## updateNeuron
module updateNeuron
(
	input						clk				,
	input						rst_n			,
	input						i_run			,
	input						i_init			,
	input						i_s_lern		,
	input						i_s_infr		,
	input signed 	[24:0]  	exc_current		,
	input signed 	[24:0]  	inh_current		,
	output 						o_s_init		,
	output						o_spike			,
	output						o_valid			,
	output			[4:0]		o_neuron_idx	,
	output			[49:0]		d_c				,
	output			[4:0]		addr_c			,
	output						ce_c			,
	output						we_c			,
	input			[49:0]		q_c				,
	output			[54:0]		d_m				,
	output			[4:0]		addr_m			,
	output						ce_m			,
	output						we_m			,
	input			[54:0]		q_m
);
make LEC_CHECK=0 CAP_MARGIN=20 CORE_MARGIN=2 CORE_UTILIZATION=72 CTS_CLUSTER_DIAMETER=344 CTS_CLUSTER_SIZE=42 HOLD_SLACK_MARGIN=0.29 PLACE_DENSITY_LB_ADDON=0.0 SETUP_SLACK_MARGIN=0.3 SLEW_MARGIN=20 finish   # period 3.66 ns
run.sh (not shown) runs the stock make flow with config.mk's settings and CLKGATE_MAP_FILE=.
The starting point failed in global routing (5_1_grt).
Then changed:
- CTS_CLUSTER_DIAMETER: 344 -> default
- CTS_CLUSTER_SIZE: 42 -> default
- HOLD_SLACK_MARGIN: 0.29 -> default
- PLACE_DENSITY: default -> 0.37
- PLACE_DENSITY_LB_ADDON: 0.0 -> default
- SETUP_SLACK_MARGIN: 0.3 -> default
- TNS_END_PERCENT: default -> 10
- clock period: 3.66 -> 5.19 ns (I/O delays scaled with it)
Effect: The new run completed and failed the layout checks on negative setup slack; synthesized area stays the same; die area stays the same; synthesized cell count is unchanged.
Then changed:
- CORE_UTILIZATION: 72 -> 40
- PLACE_DENSITY: 0.37 -> default
- TNS_END_PERCENT: 10 -> default
- clock period: 5.19 -> 8.99 ns (I/O delays scaled with it)
With this change the flow finished with timing, DRC and antenna clean.
Power decreases by 40%.
Critical path depth fell by 3.
Global-route usage goes down by 20 points.
First-iteration DRC count shrinks by 31%.
Then changed:
- ABC_AREA: default -> 1
- CAP_MARGIN: 20 -> 0
- CORE_MARGIN: 2 -> 5
- GPL_TIMING_DRIVEN: default -> 1
- clock period: 8.99 -> 4.63 ns (I/O delays scaled with it)
Result: Now the flow reached the layout checks and failed them: negative setup slack. Design area climbs by 18%. Clock-buffer cell count went down by 2. Global-route usage increases by 1.3 points. Maximum frequency grows by 31%. Sequential power goes up by 130%.
Then changed:
- ABC_AREA: 1 -> default
- CAP_MARGIN: 0 -> 20
- CORE_MARGIN: 5 -> 2
- CORE_UTILIZATION: 40 -> 66
- GPL_TIMING_DRIVEN: 1 -> default
- clock period: 4.63 -> 5.76 ns (I/O delays scaled with it)
What happened: The changed run produced a layout that fails on negative setup slack. Fmax is lower by 10%. Die size is lower by 45%. Synthesized cell count is lower by 27%. Global-route usage is higher by 12 points. Design area is lower by 12%. Register-to-register slack improves by 0.52 ns.


## sierra
Starting RTL as in the previous note.
==> flow/config.mk <==
export PLATFORM = sky130hd
export DESIGN_NAME = updateNeuron
export DESIGN_NICKNAME = updateNeuron
export VERILOG_FILES = /design/flow/design.v
export SDC_FILE = /design/flow/constraint.sdc
export NUM_CORES = 4
export LEC_CHECK = 0
export CAP_MARGIN = 20
export CORE_MARGIN = 2
export CORE_UTILIZATION = 72
export CTS_CLUSTER_SIZE = 42
export HOLD_SLACK_MARGIN = 0.29
export PLACE_DENSITY_LB_ADDON = 0.0
export SETUP_SLACK_MARGIN = -0.33
export SLEW_MARGIN = 20
==> flow/constraint.sdc <==
create_clock -name core_clock -period 3.57 [get_ports {clk}]
set_input_delay 0.7140 -clock core_clock [delete_from_list [all_inputs] [get_ports {clk}]]
set_output_delay 0.7140 -clock core_clock [all_outputs]
set_load 0.01 [all_outputs]
Run status, sierra: aborted in 5_1_grt, error GRT-0232
Relative to sierra, the following input files were edited for nickel:
- CTS_CLUSTER_SIZE now 40, was 42
- CAP_MARGIN now 5, was 20
- HOLD_SLACK_MARGIN no longer set, was 0.29
- PLACE_DENSITY_LB_ADDON no longer set, was 0.0
- SETUP_SLACK_MARGIN no longer set, was -0.33
- the clock period (ns, I/O delays scaled along) now 5.76, was 3.57
--- outcome ---
Of sierra and nickel, none finishes clean.
The flow completed for nickel, but it is not clean: the layout still shows setup timing.
Measured against nickel, the HPWL after detailed placement of sierra comes out at 1.11 times the reference value.
[compare] base=sierra new=nickel: synthesized cell count now sits at about the same level; number of buffers inserted by post-CTS setup repair now sits lower.
Looking only at worst setup timing slack at the placement stage, and setting everything else aside, the lower value of sierra and nickel goes to sierra.
[compare] base=sierra new=nickel: count of instances resized after the clock tree is built shows a reduction of about 47%; number of instances in the placed design shows a reduction of 470.
What raven does differently from nickel at the input level:
- CTS_CLUSTER_SIZE: 40 -> unset
- TNS_END_PERCENT: unset -> 10
- CAP_MARGIN: 5 -> 20
- ABC_AREA: unset -> 1
- PLACE_DENSITY: unset -> 0.37
- CTS_CLUSTER_DIAMETER: unset -> 372
- the clock period (ns, I/O delays scaled along): 5.76 -> 4.29
### Flow results
- | nickel | all stages done | FAIL | setup timing |
- raven: aborted in 5_1_grt (tool error)
- Summary of raven over nickel: sequential element share of the synthesized area went down by 2.0 points; number of library cell types mapped by synthesis has decreased; synthesized cell count increased by 2,076 relative to the old numbers; core area higher; adder-cell area share of the yosys netlist decreased 2.7 points.


updateNeuron again, from the RTL that the note above started with.
Settings: LEC_CHECK=0, CAP_MARGIN=25, CELL_PAD_IN_SITES_DETAIL_PLACEMENT=1, CORE_MARGIN=2, CORE_UTILIZATION=18, CTS_CLUSTER_SIZE=70, GPL_TIMING_DRIVEN=0, HOLD_SLACK_MARGIN=-0.1, MIN_ROUTING_LAYER=met2, SETUP_SLACK_MARGIN=0.72, SLEW_MARGIN=15; clock period 6.63 ns.
The starting point completed, yet does not pass: negative setup slack.
Rerun with:
ABC_AREA = 1   (was unset)
CAP_MARGIN = 0   (was 25)
CELL_PAD_IN_SITES_DETAIL_PLACEMENT = unset   (was 1)
CORE_UTILIZATION = 56   (was 18)
CTS_CLUSTER_DIAMETER = 335   (was unset)
CTS_CLUSTER_SIZE = unset   (was 70)
GPL_TIMING_DRIVEN = 1   (was 0)
HOLD_SLACK_MARGIN = unset   (was -0.1)
MIN_ROUTING_LAYER = unset   (was met2)
SETUP_SLACK_MARGIN = unset   (was 0.72)
SLEW_MARGIN = 20   (was 15)
clock period = 4.63 ns   (was 6.63 ns; I/O delays follow)
What happened: The new run completed, yet does not pass: negative setup slack. Worst setup slack degrades by 680 ps. Routed wire length decreases by 23%. Maximum frequency climbs by 24%.
Rerun with:
ABC_AREA = unset   (was 1)
CAP_MARGIN = 20   (was 0)
CORE_UTILIZATION = 62   (was 56)
CTS_CLUSTER_DIAMETER = unset   (was 335)
GPL_TIMING_DRIVEN = unset   (was 1)
PLACE_DENSITY = 0.37   (was unset)
clock period = 7.01 ns   (was 4.63 ns; I/O delays follow)
Now the flow completed without violations; register-to-register slack gets better by 1200 ps; final area goes down by about a fifth; sequential cell count is unchanged; die area went down by about a fifth; core utilization grows by 0.81 points; hold slack is better by 210 ps; area after synthesis went down by a little under a tenth; non-clock buffer count went down by 459.
Rerun with:
ABC_AREA = 1   (was unset)
CORE_UTILIZATION = 72   (was 62)
CTS_CLUSTER_DIAMETER = 372   (was unset)
CTS_CLUSTER_SIZE = 100   (was unset)
TNS_END_PERCENT = 10   (was unset)
clock period = 5.19 ns   (was 7.01 ns; I/O delays follow)
Outcome: With this change the flow stopped in global routing; synthesized area rose by a little under a tenth; die area fell by a few percent; synthesized cell count is higher by well over a third.
Rerun with:
ABC_AREA = unset   (was 1)
CORE_UTILIZATION = 40   (was 72)
CTS_CLUSTER_DIAMETER = unset   (was 372)
CTS_CLUSTER_SIZE = unset   (was 100)
PLACE_DENSITY = unset   (was 0.37)
SETUP_SLACK_MARGIN = -0.4   (was unset)
TNS_END_PERCENT = unset   (was 10)
clock period = 6.89 ns   (was 5.19 ns; I/O delays follow)
=> Now the flow finished with negative setup slack left; die size climbs by well over a third; synthesized area drops by a little under a tenth; synthesized cell count drops by a quarter to a third.


updateNeuron again, from the RTL that the note above started with.
make LEC_CHECK=0 ABC_AREA=1 CAP_MARGIN=0 CORE_MARGIN=2 CORE_UTILIZATION=56 CTS_CLUSTER_DIAMETER=335 GPL_ROUTABILITY_DRIVEN=1 GPL_TIMING_DRIVEN=1 MAX_ROUTING_LAYER=met4 SLEW_MARGIN=20 TNS_END_PERCENT=60 finish   # period 10.6 ns
Rerun with:
==> flow/config.mk (replaced) <==
export PLATFORM = sky130hd
export DESIGN_NAME = updateNeuron
export DESIGN_NICKNAME = updateNeuron
export VERILOG_FILES = /design/flow/design.v
export SDC_FILE = /design/flow/constraint.sdc
export NUM_CORES = 4
export LEC_CHECK = 0
export CAP_MARGIN = 20
export CORE_MARGIN = 2
export CORE_UTILIZATION = 40
export SLEW_MARGIN = 20
==> flow/constraint.sdc (replaced) <==
create_clock -name core_clock -period 6.89 [get_ports {clk}]
set_input_delay 1.3780 -clock core_clock [delete_from_list [all_inputs] [get_ports {clk}]]
set_output_delay 1.3780 -clock core_clock [all_outputs]
set_load 0.01 [all_outputs]
- The changed run went through all stages and came out clean
- routed wire length drops by 7.7%
- worst hold slack gets better by 0.082 ns
- sequential power climbs by 26%
- worst setup slack gets worse by 3.9 ns
- die area climbs by 29%
- final area drops by 4.0%
Rerun with:
--- a/flow/config.mk
+++ b/flow/config.mk
@@ -8,4 +8,5 @@
 export CAP_MARGIN = 20
 export CORE_MARGIN = 2
-export CORE_UTILIZATION = 40
+export CORE_UTILIZATION = 72
+export PLACE_DENSITY_LB_ADDON = 0.0
 export SLEW_MARGIN = 20
==> flow/constraint.sdc (replaced) <==
create_clock -name core_clock -period 3.86 [get_ports {clk}]
set_input_delay 0.7720 -clock core_clock [delete_from_list [all_inputs] [get_ports {clk}]]
set_output_delay 0.7720 -clock core_clock [all_outputs]
set_load 0.01 [all_outputs]
The changed run ended with an error in global routing (5_1_grt).
Die size decreases by 44%.
Synthesized cell count stays the same.
Area after synthesis does not change.
Rerun with:
--- a/flow/config.mk
+++ b/flow/config.mk
@@ -8,5 +8,5 @@
 export CAP_MARGIN = 20
 export CORE_MARGIN = 2
-export CORE_UTILIZATION = 72
-export PLACE_DENSITY_LB_ADDON = 0.0
+export CORE_UTILIZATION = 60
+export SETUP_SLACK_MARGIN = 1.39
 export SLEW_MARGIN = 20
==> flow/constraint.sdc (replaced) <==
create_clock -name core_clock -period 5.28 [get_ports {clk}]
set_input_delay 1.0560 -clock core_clock [delete_from_list [all_inputs] [get_ports {clk}]]
set_output_delay 1.0560 -clock core_clock [all_outputs]
set_load 0.01 [all_outputs]
The changed run completed and failed the layout checks on setup timing.
Synthesized cell count is unchanged.
Area after synthesis stays the same.
Die size rises by about a fifth.
Power and IR drop assume default switching activity.
